==> v36: inputs <==
==> flow/design.v <==
module sync_fifo (
    input  wire        clk,
    input  wire        reset,
    input  wire        FIFO_WR_EN,
    input  wire        FIFO_RD_EN,
    input  wire [31:0] write_data,
    output reg  [31:0] read_data,
    output wire        FIFO_FULL,
    output wire        FIFO_EMPTY
);
    localparam DEPTH      = 16;
    localparam ADDR_WIDTH = 4;            
    localparam PTR_WIDTH  = ADDR_WIDTH + 1;  
    reg [31:0] mem [0:DEPTH-1];
    reg [PTR_WIDTH-1:0] wr_ptr;    
    reg [PTR_WIDTH-1:0] rd_ptr;
    wire [ADDR_WIDTH-1:0] wr_addr = wr_ptr[ADDR_WIDTH-1:0];
    wire [ADDR_WIDTH-1:0] rd_addr = rd_ptr[ADDR_WIDTH-1:0];
    assign FIFO_EMPTY = (wr_ptr == rd_ptr);
    assign FIFO_FULL =
        (wr_addr == rd_addr) && (wr_ptr[PTR_WIDTH-1] != rd_ptr[PTR_WIDTH-1]);
    always @(posedge clk or posedge reset) begin
        if (reset) begin
            wr_ptr <= 0;
        end else begin
            if (FIFO_WR_EN && !FIFO_FULL) begin
                mem[wr_addr] <= write_data;
                wr_ptr <= wr_ptr + 1;        
            end
        end
    end
    always @(posedge clk or posedge reset) begin
        if (reset) begin
            rd_ptr <= 0;
            read_data <= 0;
        end else begin
            if (FIFO_RD_EN && !FIFO_EMPTY) begin
                read_data <= mem[rd_addr];
                rd_ptr <= rd_ptr + 1;        
            end
        end
    end
endmodule
`timescale 1ns / 1ps
module dma_controller(
    input wire clk,
    input wire reset,
    input wire trigger,
    input wire [4:0] length,
    input wire [31:0] source_address,
    input wire [31:0] destination_add,
    input wire ARREADY,
    input wire [31:0] RDATA,
    input wire RVALID,
    input wire AWREADY,
    input wire WREADY,
    input wire BVALID,
    output reg done,
    output reg [31:0] ARADDR,
    output reg ARVALID,
    output reg RREADY,
    output reg [31:0] AWADDR,
    output reg AWVALID,
    output reg [31:0] WDATA,
    output reg WVALID,
    output reg BREADY
);
    localparam READ_IDLE = 2'b00;
    localparam READ_INIT = 2'b01;
    localparam READ_WAIT = 2'b10;
    localparam READ_DATA = 2'b11;
    localparam WRITE_IDLE = 3'b000;
    localparam WRITE_WAIT = 3'b001;
    localparam WRITE_DATA = 3'b010;
    localparam WRITE_AW_HANDSHAKE = 3'b011;
    localparam WRITE_W_HANDSHAKE = 3'b100;
    localparam WRITE_RESP = 3'b101;
    localparam WRITE_STALL = 3'b110;
    reg [1:0] read_state;
    reg [2:0] write_state;
    reg [4:0] read_count, write_count;
    reg [31:0] current_read_addr, current_write_addr;
    reg [2:0] xfer_words;    
    reg fifo_write_en, fifo_read_en;
    wire fifo_full, fifo_empty;
    wire [31:0] fifo_read_data;
    reg [31:0] fifo_write_data;
    wire read_done, write_done;
    sync_fifo fifo (
        .clk(clk),
        .reset(reset),
        .FIFO_RD_EN(fifo_read_en),
        .FIFO_WR_EN(fifo_write_en),
        .write_data(fifo_write_data),
        .read_data(fifo_read_data),
        .FIFO_FULL(fifo_full),
        .FIFO_EMPTY(fifo_empty)
    );
    assign read_done = (read_count == xfer_words) && !(xfer_words == 0);
    assign write_done = (write_count == xfer_words) && !(xfer_words == 0);
    always @(posedge clk or posedge reset) begin
        if (reset) begin
            done <= 0;
        end
        else if (read_state == READ_IDLE && trigger) begin
            done <= 0;
        end
        else begin
            done <= read_done && write_done;
        end
    end    
    always @(posedge clk or posedge reset) begin
        if (reset) begin
            read_state <= READ_IDLE;
            read_count <= 0;
            xfer_words <= 0;
            ARADDR <= 0;
            ARVALID <= 0;
            RREADY <= 1;
            fifo_write_en <= 0;
        end else begin
            case (read_state)
                READ_IDLE: begin
                    ARADDR <= 0;
                    ARVALID <= 0;
                    if (trigger) begin
                        read_count <= 0;
                        xfer_words <= length[4:2];
                        current_read_addr <= source_address;
                        read_state <= READ_INIT;
                    end    
                end
                READ_INIT: begin
                    fifo_write_en <= 0;
                    if (read_count == xfer_words) begin    
                        read_state <= READ_IDLE;
                    end
                    else if (!fifo_full) begin
                        ARADDR <= current_read_addr;
                        ARVALID <= 1;
                        read_state <= READ_WAIT;
                    end
                end
                READ_WAIT: begin
                    if (ARREADY && ARVALID) begin
                        ARVALID <= 0;
                        read_state <= READ_DATA;
                    end
                end
                READ_DATA: begin
                    if (RVALID && RREADY) begin
                        fifo_write_en <= 1;
                        fifo_write_data <= RDATA;
                        read_count <= read_count + 1;
                        current_read_addr <= current_read_addr + 4;                 
                        read_state <= READ_INIT;
                    end    
                end                      
                default: read_state <= READ_IDLE;
            endcase
        end
    end
    always @(posedge clk or posedge reset) begin
        if (reset) begin
            write_state <= WRITE_IDLE;
            write_count <= 0;
            AWADDR <= 32'b0;            
            WDATA <= 32'b0;            
            AWVALID <= 0;
            WVALID <= 0;
            BREADY <= 1;
            fifo_read_en <= 0;
        end 
        else begin
            case (write_state)
                WRITE_IDLE: begin
                    AWADDR <= 32'b0;
                    WDATA <= 32'b0;
                    AWVALID <= 0;
                    WVALID <= 0;
                    if(!fifo_empty) begin
                        write_count <= 0;
                        current_write_addr <= destination_add;
                        fifo_read_en <= 1;
                        write_state <= WRITE_WAIT;
                    end
                    else if (trigger && read_state == READ_IDLE) begin
                        write_count <= 0;
                    end
                end
                WRITE_WAIT: begin
                    fifo_read_en <= 0;
                    if (write_count == xfer_words) begin   
                        write_state <= WRITE_IDLE;
                    end    
                    else begin
                        write_state <= WRITE_DATA;
                    end
                end
                WRITE_DATA: begin
                        AWADDR <= current_write_addr;
                        AWVALID <= 1;
                        WDATA <= fifo_read_data;
                        WVALID <= 1;
                        write_state <= WRITE_AW_HANDSHAKE;
                end
                WRITE_AW_HANDSHAKE: begin
                    if(AWVALID && AWREADY) begin
                        AWVALID <= 0;
                        write_state <= WRITE_W_HANDSHAKE;
                    end
                end
                WRITE_W_HANDSHAKE: begin
                    if(WVALID && WREADY) begin
                        WVALID <= 0;
                        write_state <= WRITE_RESP;
                    end
                end
                WRITE_RESP: begin
                    if(BVALID && BREADY) begin
                        write_count <= write_count + 1;
                        current_write_addr <= current_write_addr + 4;
                        if (!fifo_empty) begin
                            fifo_read_en <= 1;
                            write_state <= WRITE_WAIT;
                        end
                        else begin
                            write_state <= WRITE_STALL;
                        end
                    end
                end
                WRITE_STALL: begin
                    if (write_count == xfer_words) begin
                        write_state <= WRITE_IDLE;
                    end
                    else if (!fifo_empty) begin
                        fifo_read_en <= 1;
                        write_state <= WRITE_WAIT;
                    end
                end
                default: write_state <= WRITE_WAIT;
            endcase 
        end
    end
endmodule  
==> flow/run.sh <==
#!/bin/bash
# the make line also repeats each setting of config.mk as NAME=value (left out here)
make -C /OpenROAD-flow-scripts/flow DESIGN_CONFIG=/design/flow/config.mk WORK_HOME=/design/flow/orfs CLKGATE_MAP_FILE= finish
==> flow/config.mk <==
export PLATFORM = sky130hd
export DESIGN_NAME = dma_controller
export DESIGN_NICKNAME = dma_controller
export VERILOG_FILES = /design/flow/design.v
export SDC_FILE = /design/flow/constraint.sdc
export NUM_CORES = 4
export LEC_CHECK = 0
export CAP_MARGIN = 20
export CELL_PAD_IN_SITES_DETAIL_PLACEMENT = 1
export CORE_MARGIN = 2
export CORE_UTILIZATION = 40
export SLEW_MARGIN = 20
==> flow/constraint.sdc <==
create_clock -name core_clock -period 3.2 [get_ports {clk}]
set_input_delay 0.6400 -clock core_clock [delete_from_list [all_inputs] [get_ports {clk}]]
set_output_delay 0.6400 -clock core_clock [all_outputs]
set_load 0.01 [all_outputs]
==> v19 (differences from v36) <==
--- a/flow/config.mk
+++ b/flow/config.mk
@@ -5,8 +5,9 @@
 export SDC_FILE = /design/flow/constraint.sdc
 export NUM_CORES = 4
 export LEC_CHECK = 0
+export ABC_AREA = 1
 export CAP_MARGIN = 20
-export CELL_PAD_IN_SITES_DETAIL_PLACEMENT = 1
 export CORE_MARGIN = 2
-export CORE_UTILIZATION = 40
+export CORE_UTILIZATION = 69
+export PLACE_DENSITY = 0.37
 export SLEW_MARGIN = 20
==> flow/constraint.sdc (replaced) <==
create_clock -name core_clock -period 2.13 [get_ports {clk}]
set_input_delay 0.4260 -clock core_clock [delete_from_list [all_inputs] [get_ports {clk}]]
set_output_delay 0.4260 -clock core_clock [all_outputs]
set_load 0.01 [all_outputs]
==> summary.txt <==
yosys + openroad results -> outcome failed layout checks, layout check faults setup timing, vias 28400, Tmin final approximately 2.4 ns, DRT Pass-1 Iters 10, Worst Reg-to-Reg Cells 11, Mux area share 0, Logic cell area 0.00934 sq mm, fin worst setup slack -0.236 ns, Post-Synth Simple-Gate Area 0.241, flop share of the area 0.553, final setup vio count 32
(the above is from v19)
==> summary.txt <==
yosys + openroad results -> DRT Pass-1 Iters 5, Post-Synth Simple-Gate Area 0.0917, Yosys warning total 3, Mux area share 0.0212, Crit Path Class flop to flop, vias 20500, Tmin final approximately 3.0 ns, area fraction in compound gates 0.117, flop share of the area 0.599, # nets final approximately 2600, final setup vio count 0, outcome finished clean, fin worst setup slack 0.225 ns, Logic cell area a little over 0.008 sq mm, Clock Skew 0.0518 ns, overall power a little over 0.03 W, Die Ht 283 um
(the above is from v36)

==> inputs of run a <==
// dma_controller: RTL as listed in full above, without the edits since
export LEC_CHECK = 0
export CAP_MARGIN = 20
export CORE_MARGIN = 2
export CORE_UTILIZATION = 70
export CTS_CLUSTER_SIZE = 37
export SETUP_SLACK_MARGIN = 0.52
export SLEW_MARGIN = 20
create_clock -name core_clock -period 1.99 [get_ports {clk}]
run.sh (not shown) runs the stock make flow with config.mk's settings and CLKGATE_MAP_FILE=.
==> inputs of run b, as changes to run a <==
Settings changed: CELL_PAD_IN_SITES_GLOBAL_PLACEMENT set to 0, CORE_ASPECT_RATIO set to 1.78, CORE_MARGIN 2 to 8, CORE_UTILIZATION 70 to 21, CTS_CLUSTER_SIZE 37 to unset, GPL_ROUTABILITY_DRIVEN set to 1, MAX_ROUTING_LAYER set to met4, PLACE_DENSITY_LB_ADDON set to 0.25, SETUP_SLACK_MARGIN 0.52 to unset, SLEW_MARGIN 20 to 25, TNS_END_PERCENT set to 100.
==> flow/constraint.sdc (replaced) <==
create_clock -name core_clock -period 1.69 [get_ports {clk}]
set_input_delay 0.3380 -clock core_clock [delete_from_list [all_inputs] [get_ports {clk}]]
set_output_delay 0.3380 -clock core_clock [all_outputs]
set_load 0.01 [all_outputs]
==> inputs of run c, as changes to run a <==
Settings changed: CORE_UTILIZATION 70 to 69, CTS_CLUSTER_SIZE 37 to unset, SETUP_SLACK_MARGIN 0.52 to unset.
==> flow/constraint.sdc (replaced) <==
create_clock -name core_clock -period 2.47 [get_ports {clk}]
set_input_delay 0.4940 -clock core_clock [delete_from_list [all_inputs] [get_ports {clk}]]
set_output_delay 0.4940 -clock core_clock [all_outputs]
set_load 0.01 [all_outputs]
==> inputs of run d, as changes to run a <==
Settings changed: CORE_UTILIZATION 70 to 66, CTS_CLUSTER_SIZE 37 to unset, SETUP_SLACK_MARGIN 0.52 to 0.56.
==> flow/constraint.sdc (replaced) <==
create_clock -name core_clock -period 3.28 [get_ports {clk}]
set_input_delay 0.6560 -clock core_clock [delete_from_list [all_inputs] [get_ports {clk}]]
set_output_delay 0.6560 -clock core_clock [all_outputs]
set_load 0.01 [all_outputs]
==> results <==
- Run c ran to the end with no violations. Run a finished but failed the layout checks on negative setup slack. Run b finished with negative setup slack left. Run d completed with no timing, DRC or antenna violations.
- In run d the maximum frequency is smaller than in run c, by 12%.
- Die size: run b > run d > run c > run a.
- In run c the global-route usage is higher than in run d, by 2.0 points.
- The highest power belongs to run b, the lowest to run d.
Power is estimated from default activity; no workload was simulated.
